## red
==> flow/design.v <==
`timescale 1ns/1ps
module ddr2_test
	(
	input  wire          clk,
	input  wire          reset,
	input  wire          writes_en,
	input  wire          reads_en,
	input  wire          calib_done, 
	output reg           ib_re,
	input  wire [31:0]   ib_data,
	input  wire [7:0]    ib_count,  
	input  wire          ib_valid,
	input  wire          ib_empty,
	output reg           ob_we,
	output reg  [31:0]   ob_data,
	input  wire [9:0]    ob_count,
	output reg           p0_rd_en_o, 
	input  wire          p0_rd_empty,
	input  wire [31:0]   p0_rd_data,
	input  wire          p0_cmd_full,
	output reg           p0_cmd_en,
	output reg  [2:0]    p0_cmd_instr,
	output reg  [29:0]   p0_cmd_byte_addr,
	output wire [5:0]    p0_cmd_bl_o, 
	input  wire          p0_wr_full,
	output reg           p0_wr_en,
	output reg  [31:0]   p0_wr_data,
	output wire [3:0]    p0_wr_mask,
	output reg [26:0]		MEMORY_COUNT  
	);
localparam FIFO_SIZE      = 1024;
localparam BURST_LEN      = 10;   
wire        rd_fifo_afull;
reg  [29:0] cmd_byte_addr_wr, cmd_byte_addr_rd;
reg  [5:0]  burst_cnt;
reg         write_mode;
reg         read_mode;
reg         reset_d;
assign p0_cmd_bl_o = BURST_LEN - 1;
assign p0_wr_mask = 4'b0000;
always @(posedge clk) write_mode <= writes_en;
always @(posedge clk) read_mode <= reads_en;
always @(posedge clk) reset_d <= reset;
integer state;
localparam s_idle  = 0,
           s_write1 = 10,
           s_write2 = 11,
           s_write3 = 12,
           s_read1 = 20,
           s_read2 = 21,
           s_read3 = 22,
           s_read4 = 23,
			  s_writecmd0 = 30,
			  s_writecmd1 = 31,
			  s_readcmd0 = 40,
			  s_readcmd1 = 41;
always @(posedge clk) begin
	if (reset_d) begin
		state           	<= s_idle;
		burst_cnt       	<= BURST_LEN;
		cmd_byte_addr_wr  <= 0;
		cmd_byte_addr_rd  <= 0;
		p0_cmd_instr 		<= 3'b0;
		p0_cmd_byte_addr 	<= 30'b0;
		MEMORY_COUNT		<= 0;
		p0_cmd_instr 	<= 3'd0;
		p0_cmd_en 		<= 1'b0;
		p0_wr_en 		<= 1'b0;
		p0_rd_en_o 		<= 1'b0;
		ib_re 			<= 1'b0;
		ob_we 			<= 1'b0;
	end else begin
		case (state)
			s_idle: begin
				p0_cmd_en 	<= 1'b0;  
				p0_wr_en 	<= 1'b0;	
				p0_rd_en_o 	<= 1'b0;
				ib_re 		<= 1'b0;
				ob_we 		<= 1'b0;
				burst_cnt <= BURST_LEN;
				if ((p0_cmd_full == 1'b0) && (p0_cmd_en == 1'b0) && calib_done==1 && write_mode==1 && (ib_count >= BURST_LEN) && (MEMORY_COUNT<(27'd0-4*BURST_LEN))) begin
					state <= s_write1;
				end else if ((p0_cmd_full == 1'b0) && (p0_cmd_en == 1'b0) && calib_done==1 && read_mode==1 && (ob_count<(FIFO_SIZE-1-4*BURST_LEN) ) && (MEMORY_COUNT>4*BURST_LEN)) begin
					state <= s_readcmd0;
				end
			end
			s_write1: begin
				p0_wr_en <= 1'b0;					  
				ib_re <= 1'b1;
				state <= s_write2;
			end
			s_write2: begin
				ib_re <= 1'b0;
				if(ib_valid==1) begin
					p0_wr_data <= ib_data;
					burst_cnt <= burst_cnt - 1;
					state <= s_write3;
				end
			end
			s_write3: begin
				if (p0_wr_full == 1'b0) begin
					p0_wr_en   <= 1'b1;
					if (burst_cnt == 6'd0) begin
						state <= s_writecmd0;
						MEMORY_COUNT	  <= MEMORY_COUNT+4*BURST_LEN;
					end else begin
						state 			  <= s_write1;
					end
				end
			end
			s_writecmd0: begin
				p0_wr_en    	  <= 1'b0;
				p0_cmd_byte_addr <= cmd_byte_addr_wr;
				cmd_byte_addr_wr <= cmd_byte_addr_wr + 4*BURST_LEN;  
				p0_cmd_instr     <= 3'b000;
				state 			  <= s_writecmd1;
			end
			s_writecmd1: begin
				p0_cmd_en <= 1'b1;				 
				state <= s_idle;					 
			end
			s_readcmd0: begin
				p0_cmd_instr <= 3'b001;						 	 
				p0_cmd_byte_addr <= cmd_byte_addr_rd; 	 
				state <= s_readcmd1;	
			end
			s_readcmd1: begin
				p0_cmd_en <= 1'b1;					 
				state <= s_read1;	
			end
			s_read1: begin
				p0_cmd_en <= 1'b0;				  
				if (p0_rd_empty==0) begin 		  
					p0_rd_en_o  <= 1'b1;			  
					state <= s_read2;
				end
			end
			s_read2: begin
				ob_data <= p0_rd_data;		 
				p0_rd_en_o  <= 1'b0;					 	 
				state <= s_read3;
			end
			s_read3: begin
				ob_we 		  <= 1'b1;		 
				burst_cnt <= burst_cnt - 1;		 
				state <= s_read4;
			end
			s_read4: begin
				ob_we <= 1'b0;								 
				if ((burst_cnt == 6'd0)) begin 	 
					MEMORY_COUNT <= MEMORY_COUNT - 4*BURST_LEN; 			 
					cmd_byte_addr_rd	<= cmd_byte_addr_rd + 4*BURST_LEN;  
					state <= s_idle;
				end else begin
					state <= s_read1;
				end
			end
		endcase
	end
end
endmodule
make LEC_CHECK=0 ABC_AREA=1 CAP_MARGIN=20 CORE_MARGIN=2 CORE_UTILIZATION=69 CTS_CLUSTER_DIAMETER=371 CTS_CLUSTER_SIZE=100 PLACE_DENSITY=0.6 SETUP_SLACK_MARGIN=0.54 SLEW_MARGIN=20 TNS_END_PERCENT=5 finish   # period 2.44 ns
run.sh (not shown) runs the stock make flow with config.mk's settings and CLKGATE_MAP_FILE=.
For red, the flow was terminated by a tool error in global routing (5_1_grt) and produced no final design.
The inputs of blue differ from those of red as listed below.
==> flow/config.mk <==
export PLATFORM = sky130hd
export DESIGN_NAME = ddr2_test
export DESIGN_NICKNAME = ddr2_test
export VERILOG_FILES = /design/flow/design.v
export SDC_FILE = /design/flow/constraint.sdc
export NUM_CORES = 4
export LEC_CHECK = 0
export CAP_MARGIN = 20
export CORE_MARGIN = 2
export CORE_UTILIZATION = 56
export SETUP_SLACK_MARGIN = 0.35
export SLEW_MARGIN = 20
==> flow/constraint.sdc <==
create_clock -name core_clock -period 1.35 [get_ports {clk}]
set_input_delay 0.2700 -clock core_clock [delete_from_list [all_inputs] [get_ports {clk}]]
set_output_delay 0.2700 -clock core_clock [all_outputs]
set_load 0.01 [all_outputs]
- blue terminated abnormally: clock tree synthesis (4_1_cts) reported DPL-0033.
- Compared with red, blue shows a higher standard-cell row count.
- red -> blue: yosys stat cell total decreased by more than 10%
- Between red and blue, the difference in adder-cell share of the synthesized area is negligible.

v39:
Starts from the design.v that is shown in full above.
export LEC_CHECK = 0
export CAP_MARGIN = 20
export CORE_MARGIN = 2
export CORE_UTILIZATION = 70
export CTS_CLUSTER_SIZE = 31
export PLACE_DENSITY = 0.6
export SLEW_MARGIN = 20
create_clock -name core_clock -period 1.46 [get_ports {clk}]
FAIL v39 @ detailed placement (3_5_place_dp): tool exited with error
What v37 does differently from v39 at the input level:
Settings: CORE_UTILIZATION now 58, was 70; CTS_CLUSTER_SIZE no longer set, was 31; PLACE_DENSITY no longer set, was 0.6; SETUP_SLACK_MARGIN now -0.05, previously not set; the clock period (ns, I/O delays scaled along) now 1.99, was 1.46.
==> comparison <==
- The final report for v37 shows a completed flow and a layout that fails verification, specifically negative setup slack.
- Status(v39) = ERROR, stage = detailed placement (3_5_place_dp)
- Area of the core delta (v37 − v39): unfavourable
- Number of cells produced by synthesis came out exactly the same in v37 and v39.
- Reported for v37 and v39, area of the mapped netlist turned out identical to the last digit.
- Post-synthesis chip area from yosys essentially unchanged between v39 and v37.
- Die outline height: higher on v37
- Relative to v39, the global placement routability congestion of v37 is lower by 5.1%.
- Going from v39 to v37, width of the die grew by a little under 10%.
Modified inputs, v9 compared to v37
Settings: PLACE_DENSITY now 0.6, previously not set; SETUP_SLACK_MARGIN no longer set, was -0.05; the clock period (ns, I/O delays scaled along) now 1.35, was 1.99.
### Flow results
- Across v37 and v9, no clean finish was achieved.
- No final results exist for v9, since it was stopped by error DPL-0038 during clock tree synthesis (4_1_cts).
- Diff v37..v9 | adder-cell area share of the yosys netlist | unchanged
- v9 vs. v37: area of placed instances rose 0.0015 mm2; area after synthesis saw little to no change; post-placement worst setup slack went down 0.56 ns.
Setup changes, v9 to v16
Settings: an added PLACE_DENSITY_LB_ADDON of 0.1; a change of CORE_UTILIZATION from 58 to 40; an added CORE_ASPECT_RATIO of 0.53; an added CTS_CLUSTER_DIAMETER of 156; an added GPL_ROUTABILITY_DRIVEN of 1; an added CELL_PAD_IN_SITES_DETAIL_PLACEMENT of 2; an added SETUP_SLACK_MARGIN of -0.02; a deleted PLACE_DENSITY that had been 0.6.
Findings:
- v16 did not make it past detailed placement (3_5_place_dp), where a tool error ended it.
- Delta (v16 minus v9): synthesized-area fraction occupied by and/or/nand/nor cells neither gained nor lost much; and-or/or-and share of the synthesized area neither gained nor lost much; die footprint picked up an extra 0.0067 mm2; count of distinct cell types in the synthesized netlist neither gained nor lost much.

RTL: the design.v shown in full above, as it stands there.
clock: 3.4 ns
lec_check: 0
cap_margin: 30
cell_pad_in_sites_detail_placement: 2
core_margin: 3
core_utilization: 44
cts_cluster_size: 70
setup_slack_margin: -0.07
slew_margin: 5
The starting point did not get past clock tree synthesis (4_1_cts) with DPL-0033.
Rerun with:
- CAP_MARGIN: 30 -> 20
- CELL_PAD_IN_SITES_DETAIL_PLACEMENT: 2 -> default
- CORE_MARGIN: 3 -> 2
- CORE_UTILIZATION: 44 -> 40
- CTS_CLUSTER_SIZE: 70 -> default
- PLACE_DENSITY: default -> 0.6
- SETUP_SLACK_MARGIN: -0.07 -> default
- SLEW_MARGIN: 5 -> 20
- clock period: 3.4 -> 3.0 ns (I/O delays scaled with it)
Outcome: This time the run completed without violations; synthesized cell count stays the same; die size goes up by about 7%; area after synthesis does not change.
Rerun with:
- CORE_ASPECT_RATIO: default -> 1.11
- CORE_MARGIN: 2 -> 3
- CTS_CLUSTER_DIAMETER: default -> 340
- CTS_CLUSTER_SIZE: default -> 71
- PLACE_DENSITY: 0.6 -> default
- PLACE_DENSITY_LB_ADDON: default -> 0.12
The new run finished with timing, DRC and antenna clean. Setup slack improves by 23 ps. First-iteration DRC count decreases by about 11%. Maximum frequency increases by 1.0%. Clock-buffer cell count decreases by 1. Global-route usage decreases by 0.21 points. Sequential power is about the same. Hold slack improves by 14 ps. Non-clock buffer count increases by 1. Synthesized area is unchanged.

RTL: the design.v shown in full above, as it stands there.
Settings: LEC_CHECK=0, CAP_MARGIN=20, CORE_MARGIN=2, CORE_UTILIZATION=51, PLACE_DENSITY=0.6, SLEW_MARGIN=20; clock period 2.43 ns.
The first run passed the timing, design-rule and antenna checks.
Rerun with:
--- a/flow/config.mk
+++ b/flow/config.mk
@@ -6,7 +6,8 @@
 export NUM_CORES = 4
 export LEC_CHECK = 0
+export ABC_AREA = 1
 export CAP_MARGIN = 20
 export CORE_MARGIN = 2
-export CORE_UTILIZATION = 51
+export CORE_UTILIZATION = 45
 export PLACE_DENSITY = 0.6
 export SLEW_MARGIN = 20
==> flow/constraint.sdc (replaced) <==
create_clock -name core_clock -period 1.07 [get_ports {clk}]
set_input_delay 0.2140 -clock core_clock [delete_from_list [all_inputs] [get_ports {clk}]]
set_output_delay 0.2140 -clock core_clock [all_outputs]
set_load 0.01 [all_outputs]
Effect: With this change the flow completed and failed the layout checks on negative setup slack. Via count rises by 40%. Final area rises by 39%. First-iteration DRC count rises by 100%. Final cell count rises by 47%. Routed wire length rises by 49%. Die area rises by 19%. Synthesized cell count rises by 29%. Power rises by 130%. Critical path depth rises by 4.
Rerun with:
--- a/flow/config.mk
+++ b/flow/config.mk
@@ -9,5 +9,7 @@
 export CAP_MARGIN = 20
 export CORE_MARGIN = 2
-export CORE_UTILIZATION = 45
+export CORE_UTILIZATION = 66
 export PLACE_DENSITY = 0.6
+export SETUP_SLACK_MARGIN = 0.54
 export SLEW_MARGIN = 20
+export TNS_END_PERCENT = 5
==> flow/constraint.sdc (replaced) <==
create_clock -name core_clock -period 2.44 [get_ports {clk}]
set_input_delay 0.4880 -clock core_clock [delete_from_list [all_inputs] [get_ports {clk}]]
set_output_delay 0.4880 -clock core_clock [all_outputs]
set_load 0.01 [all_outputs]
=> The changed run completed without violations. Synthesized area is unchanged. Global-route usage went up by 7.6 points. Non-clock buffer count went down by 284. Critical path depth went down by 8.
Rerun with:
==> flow/config.mk (replaced) <==
export PLATFORM = sky130hd
export DESIGN_NAME = ddr2_test
export DESIGN_NICKNAME = ddr2_test
export VERILOG_FILES = /design/flow/design.v
export SDC_FILE = /design/flow/constraint.sdc
export NUM_CORES = 4
export LEC_CHECK = 0
export CAP_MARGIN = 20
export CORE_MARGIN = 2
export CORE_UTILIZATION = 40
export SETUP_SLACK_MARGIN = 0.25
export SLEW_MARGIN = 20
==> flow/constraint.sdc (replaced) <==
create_clock -name core_clock -period 1.35 [get_ports {clk}]
set_input_delay 0.2700 -clock core_clock [delete_from_list [all_inputs] [get_ports {clk}]]
set_output_delay 0.2700 -clock core_clock [all_outputs]
set_load 0.01 [all_outputs]
With this change the flow completed and failed the layout checks on negative setup slack.
Cell count goes up by 7.6%.
Hold slack degrades by 0.22 ns.
Die area rises by 55%.
Total power is higher by 85%.
Setup slack degrades by 1.0 ns.
Synthesized cell count drops by 22%.
Design area went up by 31%.
Clock-buffer cell count is lower by 2.
Sequential power goes up by 79%.
Via count came out lower by 6.5%.
Wire length climbs by 15%.
Rerun with:
--- a/flow/config.mk
+++ b/flow/config.mk
@@ -8,5 +8,4 @@
 export CAP_MARGIN = 20
 export CORE_MARGIN = 2
-export CORE_UTILIZATION = 40
-export SETUP_SLACK_MARGIN = 0.25
+export CORE_UTILIZATION = 64
 export SLEW_MARGIN = 20
==> flow/constraint.sdc (replaced) <==
create_clock -name core_clock -period 1.69 [get_ports {clk}]
set_input_delay 0.3380 -clock core_clock [delete_from_list [all_inputs] [get_ports {clk}]]
set_output_delay 0.3380 -clock core_clock [all_outputs]
set_load 0.01 [all_outputs]
After rerunning: The changed run stopped in 4_1_cts. Die area drops by well over a third. Synthesized cell count does not change. Area after synthesis stays the same.
Rerun with:
--- a/flow/config.mk
+++ b/flow/config.mk
@@ -8,4 +8,5 @@
 export CAP_MARGIN = 20
 export CORE_MARGIN = 2
-export CORE_UTILIZATION = 64
+export CORE_UTILIZATION = 40
+export SETUP_SLACK_MARGIN = 0.36
 export SLEW_MARGIN = 20
==> flow/constraint.sdc (replaced) <==
create_clock -name core_clock -period 1.35 [get_ports {clk}]
set_input_delay 0.2700 -clock core_clock [delete_from_list [all_inputs] [get_ports {clk}]]
set_output_delay 0.2700 -clock core_clock [all_outputs]
set_load 0.01 [all_outputs]
The changed run completed and failed the layout checks on negative setup slack.
Area after synthesis does not change.
Die area is higher by about 60%.
Synthesized cell count stays the same.

RTL: the design.v shown in full above, as it stands there.
make LEC_CHECK=0 CAP_MARGIN=20 CORE_MARGIN=2 CORE_UTILIZATION=57 CTS_CLUSTER_SIZE=35 GPL_TIMING_DRIVEN=1 SETUP_SLACK_MARGIN=0.05 SLEW_MARGIN=20 finish   # period 1.9 ns
The starting point completed, yet does not pass: setup timing.
Change:
CORE_UTILIZATION = 66   (was 57)
CTS_CLUSTER_DIAMETER = 375   (was not set)
TNS_END_PERCENT = 5   (was not set)
Now the flow died in 5_1_grt on DPL-0038; area after synthesis stays the same; synthesized cell count does not change; die size came out lower by 13%.

quartz:
// ddr2_test: RTL as listed in full above, without the edits since
Settings: LEC_CHECK=0, CAP_MARGIN=20, CORE_ASPECT_RATIO=0.5, CORE_MARGIN=2, CORE_UTILIZATION=40, CTS_CLUSTER_DIAMETER=342, CTS_CLUSTER_SIZE=94, PLACE_DENSITY=0.6, SLEW_MARGIN=20, TNS_END_PERCENT=15; clock period 3.0 ns.
quartz has completed all stages; timing, DRC and antenna checks passed.
> inputs changed (quartz -> pepper)
diff --git a/flow/config.mk b/flow/config.mk
--- a/flow/config.mk
+++ b/flow/config.mk
@@ -8,9 +8,5 @@
 export CAP_MARGIN = 20
-export CORE_ASPECT_RATIO = 0.5
 export CORE_MARGIN = 2
-export CORE_UTILIZATION = 40
-export CTS_CLUSTER_DIAMETER = 342
-export CTS_CLUSTER_SIZE = 94
+export CORE_UTILIZATION = 58
 export PLACE_DENSITY = 0.6
 export SLEW_MARGIN = 20
-export TNS_END_PERCENT = 15
==> flow/constraint.sdc <==
create_clock -name core_clock -period 2.05 [get_ports {clk}]
set_input_delay 0.4100 -clock core_clock [delete_from_list [all_inputs] [get_ports {clk}]]
set_output_delay 0.4100 -clock core_clock [all_outputs]
set_load 0.01 [all_outputs]
--- outcome ---
- pepper against quartz: power rose about 50%, design area rose 340 um^2, share of the cycle needed by the critical path after routing rose 20 points.
- pepper vs quartz: worst setup slack down
- Slowest library cell on the worst path: sky130_fd_sc_hd__a211oi_1 -> quartz, sky130_fd_sc_hd__a2111o_1 -> pepper
- Delta (pepper minus quartz): total number of nets in the final design increased by 3.7% relative to the old numbers, count of clock-buffer cells in the layout decreased by 1 relative to the old numbers, number of non-clock buffers in the layout increased by 41 relative to the old numbers, number of design rule violations left after detail routing closely matched the old numbers.
- Die size: pepper is under quartz
Power is estimated from default activity; no workload was simulated.
